Setup of build 31:
Design ARM, start of the top module:
module ARM(
	input clk, rst,
	output [32 - 1:0] imem_addr,
	input [32 - 1:0] imem_data,
	output [32 - 1:0] dmem_addr,
	output [32 - 1:0] dmem_wdata,
	output dmem_read,
	output dmem_write,
	input [32 - 1:0] dmem_rdata,
	input dmem_ready
);
make LEC_CHECK=0 CAP_MARGIN=25 CELL_PAD_IN_SITES_GLOBAL_PLACEMENT=0 CORE_MARGIN=2 CORE_UTILIZATION=72 CTS_CLUSTER_DIAMETER=29 CTS_CLUSTER_SIZE=25 PLACE_DENSITY_LB_ADDON=0.01 SETUP_SLACK_MARGIN=3.53 SLEW_MARGIN=20 finish   # period 22.3 ns
run.sh (not shown) runs the stock make flow with config.mk's settings and CLKGATE_MAP_FILE=.
Run status, build 31: aborted in 5_1_grt, error GRT-0116
diff inputs: build 31 => build 71
- clearing CTS_CLUSTER_DIAMETER, which used to be 29
- clearing CELL_PAD_IN_SITES_GLOBAL_PLACEMENT, which used to be 0
- swapping 72 for 57 in CORE_UTILIZATION
- clearing CTS_CLUSTER_SIZE, which used to be 25
- clearing PLACE_DENSITY_LB_ADDON, which used to be 0.01
- putting ABC_AREA at 1 where nothing was set
- swapping 3.53 for 2.91 in SETUP_SLACK_MARGIN
- swapping 25 for 20 in CAP_MARGIN
- putting TNS_END_PERCENT at 5 where nothing was set
- swapping 22.3 for 11.4 in the clock period (ns, I/O delays scaled along)
### Flow results
Build 71 is listed as incomplete: the tool reported an error in 5_1_grt and the run ended there.
Stage in which a tool error killed build 31: 5_1_grt.
Across both runs, deepest level of the CTS H-tree was lower for build 71 than for build 31.
Relative to build 31, the post-cts repair resize count measured on build 71 has increased by more than 100%.
NOTE: synthesized cell area in build 71 exceeds that of build 31
Against build 31, build 71 reports a distinct cell type count of the synthesized netlist that is lower.
Die size in build 71 vs build 31: up 28%
Between build 31 and build 71, the count of buffers inserted at the top-level ports figures differ only marginally.
Cell total in the yosys stat output, build 71 vs build 31: up by more than 10%
Input-level comparison between build 75 and build 71:
- CORE_UTILIZATION changed from 57 to 58
- SETUP_SLACK_MARGIN removed (was 2.91)
- ABC_AREA removed (was 1)
- the clock period (ns, I/O delays scaled along) changed from 11.4 to 13.4
Of build 71 and build 75, not a single run came through the flow clean.
Status: build 71 FAILED at 5_1_grt (tool error)
Taking build 71 as the reference, in build 75 share of synthesized cell area in and, or, nand and nor gates saw a decrease; number of buffers on the longest clock path saw little to no change; TritonCTS buffer count saw a decrease; number of hold buffers added after cts saw little to no change; placeable core area saw a decrease.
Against build 71, build 75 comes in 111 lower on buffer count from post-CTS setup fixing.
Build 75 against build 71; vertical extent of the die is down slightly.
Between build 71 and build 75, the flow reports synthesized area decreasing slightly.
Compared with build 71, build 75 shows a area figure in the yosys stat output that is 790 sq um lower.
Build 75 vs build 71 on number of instances in the synthesized netlist: build 75 is the lower one.
Die size sits lower in build 75 than in build 71.
#### Input delta (build 15 over build 75)
- CORE_UTILIZATION changed from 58 to 57
- SETUP_SLACK_MARGIN newly set to 2.82
- ABC_AREA newly set to 1
- CORE_ASPECT_RATIO newly set to 0.53
- HOLD_SLACK_MARGIN newly set to 0.28
- the clock period (ns, I/O delays scaled along) changed from 13.4 to 11.0
Build 15: it failed with a tool error in 5_1_grt, so there are no final results.
The final report for build 75 shows a completed flow and a layout that fails verification, specifically setup timing.
Relative to build 75, synthesized-area fraction occupied by and/or/nand/nor cells has increased by 8.8 points in build 15.
Compared with build 75, post-detailed-placement cell area in build 15 increased slightly.
In build 15 relative to build 75, number of resized instances in the post-cts repair step had gone up by more than 100%.
Of the two values seen for prevailing logic family in the synthesized netlist, simple AND/OR/NAND/NOR gates was produced by build 15 and AND-OR/OR-AND gates by build 75.
Side by side, width of the die turned out higher in build 15 than in build 75.
On final estimated routing congestion in global placement, build 75 and build 15 are neck and neck.
Comparing build 15 against build 75, there is no change at all in number of synthesized register bits.
Build 15 ends up with a post-synthesis chip area from yosys that is 790 sq um higher than in build 75.
#### Input delta (build 26 over build 15)
- TNS_END_PERCENT: 5 -> 40
- SETUP_SLACK_MARGIN: 2.82 -> -1.02
- ABC_AREA: 1 -> unset
- CORE_ASPECT_RATIO: 0.53 -> unset
- HOLD_SLACK_MARGIN: 0.28 -> unset
- CORE_UTILIZATION: 57 -> 50
Results
No crash in build 26: every stage finished, but the layout fails its final checks due to setup timing. Status(build 15) = ERROR, stage = 5_1_grt. Of the two candidates, build 15 has the better pre-CTS worst setup slack and build 26 the worse one. Count of distinct cell types in the synthesized netlist (build 15 / build 26): 0.57. Changes observed in build 26 relative to build 15: area of the synthesized netlist per yosys stat now smaller; number of placed instances, taps included now smaller. As of build 26, post-synthesis net count had fallen by more than 10% compared to build 15. Full die area: build 26 > build 15.

* * *

build 33:
Starting RTL as in the previous note.
==> flow/design.v (excerpt) <==
module ARM(
	input clk, rst,
	output [32 - 1:0] imem_addr,
	input [32 - 1:0] imem_data,
	output [32 - 1:0] dmem_addr,
	output [32 - 1:0] dmem_wdata,
	output dmem_read,
	output dmem_write,
	input [32 - 1:0] dmem_rdata,
	input dmem_ready
);
clock: 13.3 ns
lec_check: 0
cap_margin: 10
cell_pad_in_sites_detail_placement: 2
cell_pad_in_sites_global_placement: 2
core_margin: 2
core_utilization: 40
cts_cluster_diameter: 286
gpl_routability_driven: 0
hold_slack_margin: 0.08
max_routing_layer: met4
min_routing_layer: met2
place_density: 0.42
setup_slack_margin: -0.71
slew_margin: 35
tns_end_percent: 10
The log for build 33 ends in 5_1_grt with error GRT-0116, so the run never completed.
Input changes introduced in build 91 (baseline for comparison: build 33):
Settings: a deleted GPL_ROUTABILITY_DRIVEN that had been 0; a change of CAP_MARGIN from 10 to 20; a deleted MAX_ROUTING_LAYER that had been met4; a deleted CTS_CLUSTER_DIAMETER that had been 286; a deleted SETUP_SLACK_MARGIN that had been -0.71; a deleted PLACE_DENSITY that had been 0.42; a deleted HOLD_SLACK_MARGIN that had been 0.08; a deleted CELL_PAD_IN_SITES_DETAIL_PLACEMENT that had been 2; a change of SLEW_MARGIN from 35 to 20; a change of CORE_UTILIZATION from 40 to 57; a change of TNS_END_PERCENT from 10 to 5; a deleted CELL_PAD_IN_SITES_GLOBAL_PLACEMENT that had been 2; a deleted MIN_ROUTING_LAYER that had been met2; a change of the clock period (ns, I/O delays scaled along) from 13.3 to 17.1.
==> comparison <==
For the core area, build 91 came in about 30% lower than build 33 did.
Diff build 33 -> build 91: die size moved down; floorplan row count moved down; post-place instance area moved down; worst setup timing slack at the placement stage moved up; aoi/oai-family share of the synthesized area level.
Build 91 vs build 33, detailed placement HPWL went down by 23%.
Number of buffers added on ports across build 91 and build 33: no real change.
Lower TritonCTS buffer count was reported by build 91, not build 33.
From build 33 to build 91, number of distinct library cells after synthesis did not move at all.
Build 91: all stages done; final checks FAILED (negative setup slack).
#### Input delta (build 62 over build 91)
Settings: an added CTS_CLUSTER_DIAMETER of 51; an added PLACE_DENSITY_LB_ADDON of 0.1; an added SETUP_SLACK_MARGIN of 3.71; an added CELL_PAD_IN_SITES_GLOBAL_PLACEMENT of 0; an added ABC_AREA of 1; a change of the clock period (ns, I/O delays scaled along) from 17.1 to 12.6.
--- outcome ---
- Build 62 did not finish; the tool stopped in 5_1_grt with error GRT-0232.
- Cmp build 62 vs build 91: count of distinct cell types in the synthesized netlist lower in build 62
- As far as clock net sink count goes, build 91 and build 62 are indistinguishable; the numbers are identical.
- Run comparison: build 62 biggest combinational cell group after synthesis simple AND/OR/NAND/NOR gates; build 91 biggest combinational cell group after synthesis AND-OR/OR-AND gates
- Re post-synthesis cell area: build 91 was lower than build 62.
- Build 62 vs build 91 — core footprint climbed slightly
- Summary of build 62 over build 91: post-detailed-placement cell area now larger, routability-driven placement congestion ratio now smaller.
- Build 62 -> build 91: count of port buffers added during placement delta 0, exact match
- Build 91 fits on a die that is smaller than the die of build 62.
Input changes introduced in build 8 (baseline for comparison: build 62):
Settings: removing CELL_PAD_IN_SITES_GLOBAL_PLACEMENT (formerly 0); removing TNS_END_PERCENT (formerly 5); removing ABC_AREA (formerly 1); removing SETUP_SLACK_MARGIN (formerly 3.71); removing PLACE_DENSITY_LB_ADDON (formerly 0.1); removing CTS_CLUSTER_DIAMETER (formerly 51); changing CORE_UTILIZATION from 57 to 40; changing the clock period (ns, I/O delays scaled along) from 12.6 to 24.5.
==> results <==
The sole clean run among build 8 and build 62 is build 8. Cmp build 8 vs build 62: number of buffers inserted to repair setup after CTS lower in build 8. Width of the die ends up lower on build 62. Build 8 gives less post-cts sizing count than build 62 did. Comparing combined area of all synthesized cells for build 8 and build 62, the bigger number came from build 62.
> inputs changed (build 8 -> build 28)
Settings: putting SETUP_SLACK_MARGIN at 2.75 where nothing was set; swapping 40 for 50 in CORE_UTILIZATION; swapping 24.5 for 11.0 in the clock period (ns, I/O delays scaled along).
Notes after the runs:
Flow for build 28 halted at 5_1_grt, error code ODB-0269.
Build 8 → build 28: overall die area fell 20%, CTS buffer count fell 9, detailed placer's ending HPWL rose 14%, post-CTS setup buffer count rose 183, worst slack at placement fell 4640 ps.
Number of top-level pins: build 28 vs build 8 identical
Setup changes, build 28 to build 60
Settings: putting CTS_CLUSTER_DIAMETER at 279 where nothing was set; putting PLACE_DENSITY at 0.9 where nothing was set; swapping 50 for 29 in CORE_UTILIZATION; putting TNS_END_PERCENT at 70 where nothing was set; swapping 2.75 for -0.35 in SETUP_SLACK_MARGIN; swapping 11.0 for 13.3 in the clock period (ns, I/O delays scaled along).
Findings:
For the routability congestion estimate, build 60 came in about 2.8% lower than build 28 did.
Number of cells in the design after placement (build 60 vs. build 28) increases by more than 10%
STATUS run=build 60 STAGES=ALL_DONE FINAL_CHECKS=FAILED CAUSE=negative setup slack
Going from build 28 to build 60, placeable core region grew by about 70%, pre-CTS setup slack increased by 1000 ps relative to the old numbers, post-place instance area neither gained nor lost much, area of the chip +about 70%.

* * *

ARM again, from the RTL that the note above started with.
==> flow/design.v (excerpt) <==
module ARM(
	input clk, rst,
	output [32 - 1:0] imem_addr,
	input [32 - 1:0] imem_data,
	output [32 - 1:0] dmem_addr,
	output [32 - 1:0] dmem_wdata,
	output dmem_read,
	output dmem_write,
	input [32 - 1:0] dmem_rdata,
	input dmem_ready
);
==> flow/config.mk <==
export PLATFORM = sky130hd
export DESIGN_NAME = ARM
export DESIGN_NICKNAME = ARM
export VERILOG_FILES = /design/flow/design.v
export SDC_FILE = /design/flow/constraint.sdc
export NUM_CORES = 4
export LEC_CHECK = 0
export CAP_MARGIN = 10
export CELL_PAD_IN_SITES_DETAIL_PLACEMENT = 2
export CELL_PAD_IN_SITES_GLOBAL_PLACEMENT = 2
export CORE_MARGIN = 2
export CORE_UTILIZATION = 40
export CTS_CLUSTER_DIAMETER = 286
export HOLD_SLACK_MARGIN = 0.08
export PLACE_DENSITY = 0.42
export SLEW_MARGIN = 20
==> flow/constraint.sdc <==
create_clock -name core_clock -period 13.3 [get_ports {clk}]
set_input_delay 2.6600 -clock core_clock [delete_from_list [all_inputs] [get_ports {clk}]]
set_output_delay 2.6600 -clock core_clock [all_outputs]
set_load 0.01 [all_outputs]
The first run never finished: it broke off in clock tree synthesis (4_1_cts).
Edit:
Settings changed: CAP_MARGIN 10 to 20, CELL_PAD_IN_SITES_DETAIL_PLACEMENT 2 to not set, CELL_PAD_IN_SITES_GLOBAL_PLACEMENT 2 to not set, CORE_UTILIZATION 40 to 50, CTS_CLUSTER_DIAMETER 286 to not set, HOLD_SLACK_MARGIN 0.08 to not set, PLACE_DENSITY 0.42 to not set, SETUP_SLACK_MARGIN set to 2.86.
Clock period 13.3 ns to 11.0 ns, I/O delays scaled along.
Effect: With this change the flow did not get past global routing (5_1_grt) on ODB-0269. Synthesized area does not change. Die size decreases by 20%. Synthesized cell count is unchanged.
Edit:
Settings changed: ABC_AREA set to 1, CORE_UTILIZATION 50 to 72, CTS_CLUSTER_DIAMETER set to 199, CTS_CLUSTER_SIZE set to 31, SETUP_SLACK_MARGIN 2.86 to not set.
Clock period 11.0 ns to 9.65 ns, I/O delays scaled along.
After rerunning: The changed run failed in global routing (5_1_grt). Synthesized area rises by 1.4%. Die area drops by 29%. Synthesized cell count increases by 20%.
Edit:
Settings changed: ABC_AREA 1 to not set, CTS_CLUSTER_DIAMETER 199 to not set.
Clock period 9.65 ns to 13.9 ns, I/O delays scaled along.
The new run ended with an error in global routing (5_1_grt) on GRT-0116.
Die size falls by 1.3%.
Area after synthesis falls by 1.3%.
Synthesized cell count falls by 17%.

* * *

ARM again, from the RTL that the note above started with.
export LEC_CHECK = 0
export ABC_AREA = 0
export CAP_MARGIN = 5
export CELL_PAD_IN_SITES_GLOBAL_PLACEMENT = 3
export CORE_MARGIN = 2
export CORE_UTILIZATION = 72
export CTS_CLUSTER_DIAMETER = 235
export CTS_CLUSTER_SIZE = 68
export MAX_ROUTING_LAYER = met4
export MIN_ROUTING_LAYER = met1
export PLACE_DENSITY_LB_ADDON = 0.06
export SETUP_SLACK_MARGIN = 0.05
export SLEW_MARGIN = 20
export TNS_END_PERCENT = 40
create_clock -name core_clock -period 21.1 [get_ports {clk}]
The first run aborted during global placement without I/O with FLW-0024.
Then changed:
Settings changed: ABC_AREA 0 to unset, CAP_MARGIN 5 to 20, CORE_MARGIN 2 to 3, CORE_UTILIZATION 72 to 26, CTS_CLUSTER_DIAMETER 235 to 51, CTS_CLUSTER_SIZE 68 to unset, HOLD_SLACK_MARGIN set to 0.26, MIN_ROUTING_LAYER met1 to unset, SETUP_SLACK_MARGIN 0.05 to -0.52, SLEW_MARGIN 20 to 5, TNS_END_PERCENT 40 to unset.
Clock period 21.1 ns to 12.9 ns, I/O delays scaled along.
What happened: The new run completed, yet does not pass: negative setup slack. Synthesized area is unchanged. Die size went up to 2.8 times its value. Synthesized cell count does not change.
Then changed:
Settings changed: CELL_PAD_IN_SITES_GLOBAL_PLACEMENT 3 to unset, CORE_MARGIN 3 to 2, CORE_UTILIZATION 26 to 53, CTS_CLUSTER_DIAMETER 51 to unset, HOLD_SLACK_MARGIN 0.26 to unset, MAX_ROUTING_LAYER met4 to unset, PLACE_DENSITY_LB_ADDON 0.06 to unset, SETUP_SLACK_MARGIN -0.52 to 2.92, SLEW_MARGIN 5 to 20, TNS_END_PERCENT set to 5.
Clock period 12.9 ns to 11.0 ns, I/O delays scaled along.
=>
- The new run stopped in global routing
- die size shrinks by 51%
- synthesized cell count does not change
- synthesized area is unchanged
Then changed:
Settings changed: CELL_PAD_IN_SITES_GLOBAL_PLACEMENT set to 0, CORE_UTILIZATION 53 to 57, CTS_CLUSTER_DIAMETER set to 51, PLACE_DENSITY_LB_ADDON set to 0.1, SETUP_SLACK_MARGIN 2.92 to -0.52.
Clock period 11.0 ns to 19.2 ns, I/O delays scaled along.
=> The new run finished but fails on negative setup slack. Synthesized cell count stays the same. Area after synthesis stays the same. Die size goes down by 6.9%.
Then changed:
Settings changed: CORE_UTILIZATION 57 to 55, CTS_CLUSTER_DIAMETER 51 to 380, SETUP_SLACK_MARGIN -0.52 to 3.12.
Clock period 19.2 ns to 11.2 ns, I/O delays scaled along.
Outcome: The changed run failed in global routing; die area came out higher by 3.6%; area after synthesis is unchanged; synthesized cell count is unchanged.

* * *

the baseline:
Starting RTL as in the previous note.
## ARM
module ARM(
	input clk, rst,
	output [32 - 1:0] imem_addr,
	input [32 - 1:0] imem_data,
	output [32 - 1:0] dmem_addr,
	output [32 - 1:0] dmem_wdata,
	output dmem_read,
	output dmem_write,
	input [32 - 1:0] dmem_rdata,
	input dmem_ready
);
Settings: LEC_CHECK=0, CAP_MARGIN=10, CELL_PAD_IN_SITES_DETAIL_PLACEMENT=0, CELL_PAD_IN_SITES_GLOBAL_PLACEMENT=2, CORE_MARGIN=2, CORE_UTILIZATION=40, CTS_CLUSTER_DIAMETER=286, CTS_CLUSTER_SIZE=89, GPL_ROUTABILITY_DRIVEN=0, HOLD_SLACK_MARGIN=0.08, MAX_ROUTING_LAYER=met4, MIN_ROUTING_LAYER=met2, PLACE_DENSITY=0.53, SETUP_SLACK_MARGIN=-0.15, SLEW_MARGIN=35, TNS_END_PERCENT=10; clock period 13.3 ns.
The baseline did not finish; a tool error ended it in global routing (5_1_grt).
The following lists how the candidate was set up differently from the baseline:
- swapping 0.53 for 0.42 in PLACE_DENSITY
- swapping 0 for 2 in CELL_PAD_IN_SITES_DETAIL_PLACEMENT
- clearing CTS_CLUSTER_SIZE, which used to be 89
- clearing SETUP_SLACK_MARGIN, which used to be -0.15
- clearing GPL_ROUTABILITY_DRIVEN, which used to be 0
- clearing TNS_END_PERCENT, which used to be 10
Results
The baseline and the candidate: no clean run
The baseline got as far as global routing (5_1_grt), where a tool error ended the run.
The candidate: it failed during detailed placement (3_5_place_dp), and the tool reported DPL-0033.
As far as placeable core region goes, the candidate and the baseline are indistinguishable; the numbers are identical.
From the baseline to the candidate the numbers moved as follows: post-synthesis share of cell area spent on and-or and or-and gates closely matched the old numbers; average cell area after synthesis closely matched the old numbers.
The candidate -> the baseline: fraction of registers with async set/reset delta 0, exact match
Reported for the baseline and the candidate, post-synthesis cell type count turned out identical to the last digit.
Diff the candidate..the baseline | total nets after synthesis | unchanged
Comparing the baseline against the candidate, there is no change at all in area share of fa/ha/maj cells after synthesis.
The baseline → the candidate: share of cell area taken by muxes after synthesis saw little to no change; synthesized cell count did not really move; post-synthesis sequential element count about even.
The baseline -> the candidate: yosys-reported design area after synthesis flat
